==> flow/design.v (excerpt) <==
module udp_ipv4_tx (
    input  wire             ap_clk,
    input  wire             ap_rst_n,
    input  wire  [31:0]     my_ip_addr,
    input  wire   [7:0]     ip_protocol,
    input  wire             s_axis_tx_meta_tvalid,
    output wire             s_axis_tx_meta_tready,
    input  wire [255:0]     s_axis_tx_meta_tdata,
    input  wire             s_axis_tx_data_tvalid,
    output wire             s_axis_tx_data_tready,
    input  wire  [63:0]     s_axis_tx_data_tdata,
    input  wire   [7:0]     s_axis_tx_data_tkeep,
    input  wire             s_axis_tx_data_tlast,
    output wire             m_axis_tx_data_tvalid,
    input  wire             m_axis_tx_data_tready,
    output wire   [63:0]    m_axis_tx_data_tdata,
    output wire    [7:0]    m_axis_tx_data_tkeep,
    output wire             m_axis_tx_data_tlast,
    output wire   [31:0]    datagrams_transmitted
);
wire            tx_udp2ip_data_tvalid;
wire            tx_udp2ip_data_tready;
wire [63:0]     tx_udp2ip_data_tdata;
wire  [7:0]     tx_udp2ip_data_tkeep;
wire            tx_udp2ip_data_tlast;
wire            tx_udp2ip_meta_tvalid;
wire [63:0]     tx_udp2ip_meta_tdata;
wire            tx_udp2ip_meta_tready;
udp_tx udp_tx_i (
    .ap_clk                       (ap_clk),
    .ap_rst_n                     (ap_rst_n),
    .s_axis_tx_data_tvalid        (s_axis_tx_data_tvalid),
  ...
Size in the first run: about 3100 cells after synthesis, ~630 flip-flops, ~0.025 sq mm of cells after synthesis.
clock: 3.01 ns
lec_check: 0
abc_area: 1
cap_margin: 20
cell_pad_in_sites_detail_placement: 0
cell_pad_in_sites_global_placement: 0
core_aspect_ratio: 1.24
core_margin: 2
core_utilization: 72
cts_cluster_diameter: 292
cts_cluster_size: 17
hold_slack_margin: 0.3
max_routing_layer: met5
min_routing_layer: met1
place_density_lb_addon: 0.26
slew_margin: 20
run.sh (not shown) runs the stock make flow with config.mk's settings and CLKGATE_MAP_FILE=.
The baseline completed and failed the layout checks on setup timing.
==> next run, changes <==
--- a/flow/config.mk
+++ b/flow/config.mk
@@ -14,3 +14,3 @@
 export CORE_UTILIZATION = 72
-export CTS_CLUSTER_DIAMETER = 292
+export CTS_CLUSTER_DIAMETER = 29
 export CTS_CLUSTER_SIZE = 17
@@ -20,2 +20,3 @@
 export PLACE_DENSITY_LB_ADDON = 0.26
+export SETUP_SLACK_MARGIN = 0.77
 export SLEW_MARGIN = 20
==> flow/constraint.sdc (replaced) <==
create_clock -name core_clock -period 2.62 [get_ports {ap_clk}]
set_input_delay 0.5240 -clock core_clock [delete_from_list [all_inputs] [get_ports {ap_clk}]]
set_output_delay 0.5240 -clock core_clock [all_outputs]
set_load 0.01 [all_outputs]
The changed run did not get past clock tree synthesis (4_1_cts) with DPL-0038.
Synthesized cell count stays the same.
Die size stays the same.
Area after synthesis does not change.
==> next run, changes <==
--- a/flow/config.mk
+++ b/flow/config.mk
@@ -11,12 +11,9 @@
 export CELL_PAD_IN_SITES_GLOBAL_PLACEMENT = 0
-export CORE_ASPECT_RATIO = 1.24
+export CORE_ASPECT_RATIO = 0.94
 export CORE_MARGIN = 2
-export CORE_UTILIZATION = 72
-export CTS_CLUSTER_DIAMETER = 29
-export CTS_CLUSTER_SIZE = 17
-export HOLD_SLACK_MARGIN = 0.3
+export CORE_UTILIZATION = 68
+export CTS_CLUSTER_DIAMETER = 292
+export CTS_CLUSTER_SIZE = 19
 export MAX_ROUTING_LAYER = met5
 export MIN_ROUTING_LAYER = met1
-export PLACE_DENSITY_LB_ADDON = 0.26
-export SETUP_SLACK_MARGIN = 0.77
 export SLEW_MARGIN = 20
==> flow/constraint.sdc (replaced) <==
create_clock -name core_clock -period 2.99 [get_ports {ap_clk}]
set_input_delay 0.5980 -clock core_clock [delete_from_list [all_inputs] [get_ports {ap_clk}]]
set_output_delay 0.5980 -clock core_clock [all_outputs]
set_load 0.01 [all_outputs]
=> Now the flow completed, yet does not pass: setup timing; synthesized cell count stays the same; area after synthesis is unchanged; die size grows by a few percent.
==> next run, changes <==
--- a/flow/config.mk
+++ b/flow/config.mk
@@ -7,3 +7,3 @@
 export LEC_CHECK = 0
-export ABC_AREA = 1
+export ABC_AREA = 0
 export CAP_MARGIN = 20
@@ -11,9 +11,12 @@
 export CELL_PAD_IN_SITES_GLOBAL_PLACEMENT = 0
-export CORE_ASPECT_RATIO = 0.94
+export CORE_ASPECT_RATIO = 1.24
 export CORE_MARGIN = 2
-export CORE_UTILIZATION = 68
+export CORE_UTILIZATION = 72
 export CTS_CLUSTER_DIAMETER = 292
-export CTS_CLUSTER_SIZE = 19
+export CTS_CLUSTER_SIZE = 17
+export HOLD_SLACK_MARGIN = 0.3
 export MAX_ROUTING_LAYER = met5
 export MIN_ROUTING_LAYER = met1
+export PLACE_DENSITY_LB_ADDON = 0.26
+export SETUP_SLACK_MARGIN = 0.84
 export SLEW_MARGIN = 20
==> flow/constraint.sdc (replaced) <==
create_clock -name core_clock -period 3.01 [get_ports {ap_clk}]
set_input_delay 0.6020 -clock core_clock [delete_from_list [all_inputs] [get_ports {ap_clk}]]
set_output_delay 0.6020 -clock core_clock [all_outputs]
set_load 0.01 [all_outputs]
What happened:
- The changed run ended with an error in global routing (5_1_grt)
- die size went down by 4.9%
- synthesized cell count came out lower by 7.1%
- synthesized area increases by 0.56%
==> next run, changes <==
==> flow/config.mk (replaced) <==
export PLATFORM = sky130hd
export DESIGN_NAME = udp_ipv4_tx
export DESIGN_NICKNAME = udp_ipv4_tx
export VERILOG_FILES = /design/flow/design.v
export SDC_FILE = /design/flow/constraint.sdc
export NUM_CORES = 4
export LEC_CHECK = 0
export ABC_AREA = 1
export CAP_MARGIN = 20
export CELL_PAD_IN_SITES_DETAIL_PLACEMENT = 0
export CELL_PAD_IN_SITES_GLOBAL_PLACEMENT = 0
export CORE_ASPECT_RATIO = 0.94
export CORE_MARGIN = 2
export CORE_UTILIZATION = 69
export CTS_CLUSTER_DIAMETER = 292
export CTS_CLUSTER_SIZE = 17
export MAX_ROUTING_LAYER = met5
export MIN_ROUTING_LAYER = met1
export SLEW_MARGIN = 20
==> flow/constraint.sdc (replaced) <==
create_clock -name core_clock -period 2.59 [get_ports {ap_clk}]
set_input_delay 0.5180 -clock core_clock [delete_from_list [all_inputs] [get_ports {ap_clk}]]
set_output_delay 0.5180 -clock core_clock [all_outputs]
set_load 0.01 [all_outputs]
After rerunning:
- With this change the flow finished but fails on setup timing
- synthesized area fell by about 0.55%
- die size rose by about 3.7%
- synthesized cell count rose by about 8%
==> next run, changes <==
--- a/flow/config.mk
+++ b/flow/config.mk
@@ -7,3 +7,2 @@
 export LEC_CHECK = 0
-export ABC_AREA = 1
 export CAP_MARGIN = 20
@@ -11,9 +10,10 @@
 export CELL_PAD_IN_SITES_GLOBAL_PLACEMENT = 0
-export CORE_ASPECT_RATIO = 0.94
+export CORE_ASPECT_RATIO = 1.24
 export CORE_MARGIN = 2
-export CORE_UTILIZATION = 69
+export CORE_UTILIZATION = 70
 export CTS_CLUSTER_DIAMETER = 292
-export CTS_CLUSTER_SIZE = 17
 export MAX_ROUTING_LAYER = met5
 export MIN_ROUTING_LAYER = met1
+export PLACE_DENSITY_LB_ADDON = 0.26
+export SETUP_SLACK_MARGIN = 0.46
 export SLEW_MARGIN = 20
==> flow/constraint.sdc (replaced) <==
create_clock -name core_clock -period 1.95 [get_ports {ap_clk}]
set_input_delay 0.3900 -clock core_clock [delete_from_list [all_inputs] [get_ports {ap_clk}]]
set_output_delay 0.3900 -clock core_clock [all_outputs]
set_load 0.01 [all_outputs]
- This time the run aborted during global routing (5_1_grt) with DPL-0038
- synthesized cell count falls by a little under a tenth
- synthesized area rises slightly
- die size falls slightly

* * *

Setup of raven:
Starting RTL as in the previous note.
Settings: LEC_CHECK=0, CAP_MARGIN=20, CORE_MARGIN=2, CORE_UTILIZATION=72, CTS_CLUSTER_DIAMETER=210, CTS_CLUSTER_SIZE=15, PLACE_DENSITY=0.37, SETUP_SLACK_MARGIN=0.1, SLEW_MARGIN=20; clock period 1.12 ns.
4_1_cts: raven exited with error
> inputs changed (raven -> juniper)
- a change of PLACE_DENSITY from 0.37 to 0.79
- a change of SETUP_SLACK_MARGIN from 0.1 to -0.23
- a deleted CTS_CLUSTER_DIAMETER that had been 210
- a change of the clock period (ns, I/O delays scaled along) from 1.12 to 3.16
==> results <==
STATUS run=juniper STAGES=ALL_DONE FINAL_CHECKS=FAILED CAUSE=max-capacitance violations, max-slew violations, negative setup slack. raven -> juniper: core footprint delta 0, exact match. juniper -> raven: complex-gate fraction of the synthesized area delta 0, exact match. juniper — worst slack at placement 2.04 ns higher, raven as reference. From raven to juniper the numbers moved as follows: detailed placer's ending HPWL decreased by about 16% relative to the old numbers, number of instances in the placed design decreased by 279 relative to the old numbers, cell area after placement decreased by 2800 um^2 relative to the old numbers, arithmetic-cell share of the synthesized area counting full adders, half adders and majority gates closely matched the old numbers. From juniper to raven, yosys synthesis chip area did not move at all. The area after synthesis on raven is in line with that on juniper.
Input changes introduced in ember (baseline for comparison: juniper):
- CORE_UTILIZATION changed from 72 to 56
- CTS_CLUSTER_SIZE removed (was 15)
- PLACE_DENSITY changed from 0.79 to 0.38
- ABC_AREA newly set to 1
- SETUP_SLACK_MARGIN removed (was -0.23)
- the clock period (ns, I/O delays scaled along) changed from 3.16 to 3.07
Findings:
- Compared to juniper, the router laid down less metal wire for ember.
- ember ran to completion and came out clean on the timing, DRC and antenna checks.
- In juniper the implementation completed, yet the final layout does not meet the checks, the culprit being max-capacitance violations, max-slew violations, negative setup slack.
- Power after layout is lower on juniper
- Worst hold slack: ember vs juniper down 0.013 ns
Setup changes, ember to xenon
- a deleted ABC_AREA that had been 1
- an added SETUP_SLACK_MARGIN of 0.61
- a change of PLACE_DENSITY from 0.38 to 0.6
- an added CTS_CLUSTER_SIZE of 50
- a change of CORE_UTILIZATION from 56 to 66
- a change of the clock period (ns, I/O delays scaled along) from 3.07 to 2.71
- Across ember and xenon, a clean result was obtained everywhere but in xenon.
- [xenon] flow finished | final checks: failed | reasons: negative setup slack
- Area after synthesis was lower in the run labelled ember.
- Delta (xenon minus ember): summed standard-cell area reported by yosys went up by 0.56%; ratio of final minimum period to clock period went up by 30 points; clock buffer count in the final layout went down by 8; xor-xnor portion of the synthesized cell area went up by 1.0 points; max capacitance violation total was more or less identical.
- In terms of biggest cell delay along the critical path, ember and xenon differ only marginally.
- In the flow results for xenon and ember, the cell area is smaller on ember.
> inputs changed (xenon -> sierra)
- SETUP_SLACK_MARGIN removed (was 0.61)
- CORE_UTILIZATION changed from 66 to 29
- CTS_CLUSTER_SIZE removed (was 50)
- the clock period (ns, I/O delays scaled along) changed from 2.71 to 6.19
Notes after the runs:
Diff xenon -> sierra: register fraction of the total cell area went up; die area went up; cell resize tally after clock tree synthesis went down. [sierra] clock-buffer cell count rose about 32% relative to xenon. A cell with the largest stage delay on the worst path of dfxtp_1 is what sierra shows, while edfxtp_1 belongs to xenon. Every stage of the flow completed for sierra, and the final layout passed the timing, DRC and antenna checks.
> inputs changed (sierra -> tundra)
- CELL_PAD_IN_SITES_DETAIL_PLACEMENT: unset -> 2
- CORE_UTILIZATION: 29 -> 40
- CTS_CLUSTER_DIAMETER: unset -> 350
- the clock period (ns, I/O delays scaled along): 6.19 -> 5.0
Results
| tundra | all stages done | FAIL | negative setup slack |
Relative to sierra, the met3 track demand over resource in global routing of tundra is higher by 2.7 points.
Fraction of area in clock buffers and inverters: higher on tundra
Cell area power density: tundra higher than sierra
In tundra, the via count of the first global-routing pass came out about 40% above the value in sierra.
Looking at sierra and tundra, the clock slew seen by the registers of the worst setup and hold paths is a wash.
sierra and tundra ended up with roughly the same sequential cell area.
Taking sierra over tundra, the detailed placement HPWL ratio works out to 0.77.
In the flow results for sierra and tundra, the number of antenna violations at the first check in global routing is larger on tundra.
In the tables for sierra and tundra, share of the clock period used by the worst path after layout reads lower with sierra.
Diff sierra -> tundra: number of clock sinks seen by CTS ~0 delta, clock share of power +0.7 points.
Power is estimated from default activity; no workload was simulated.
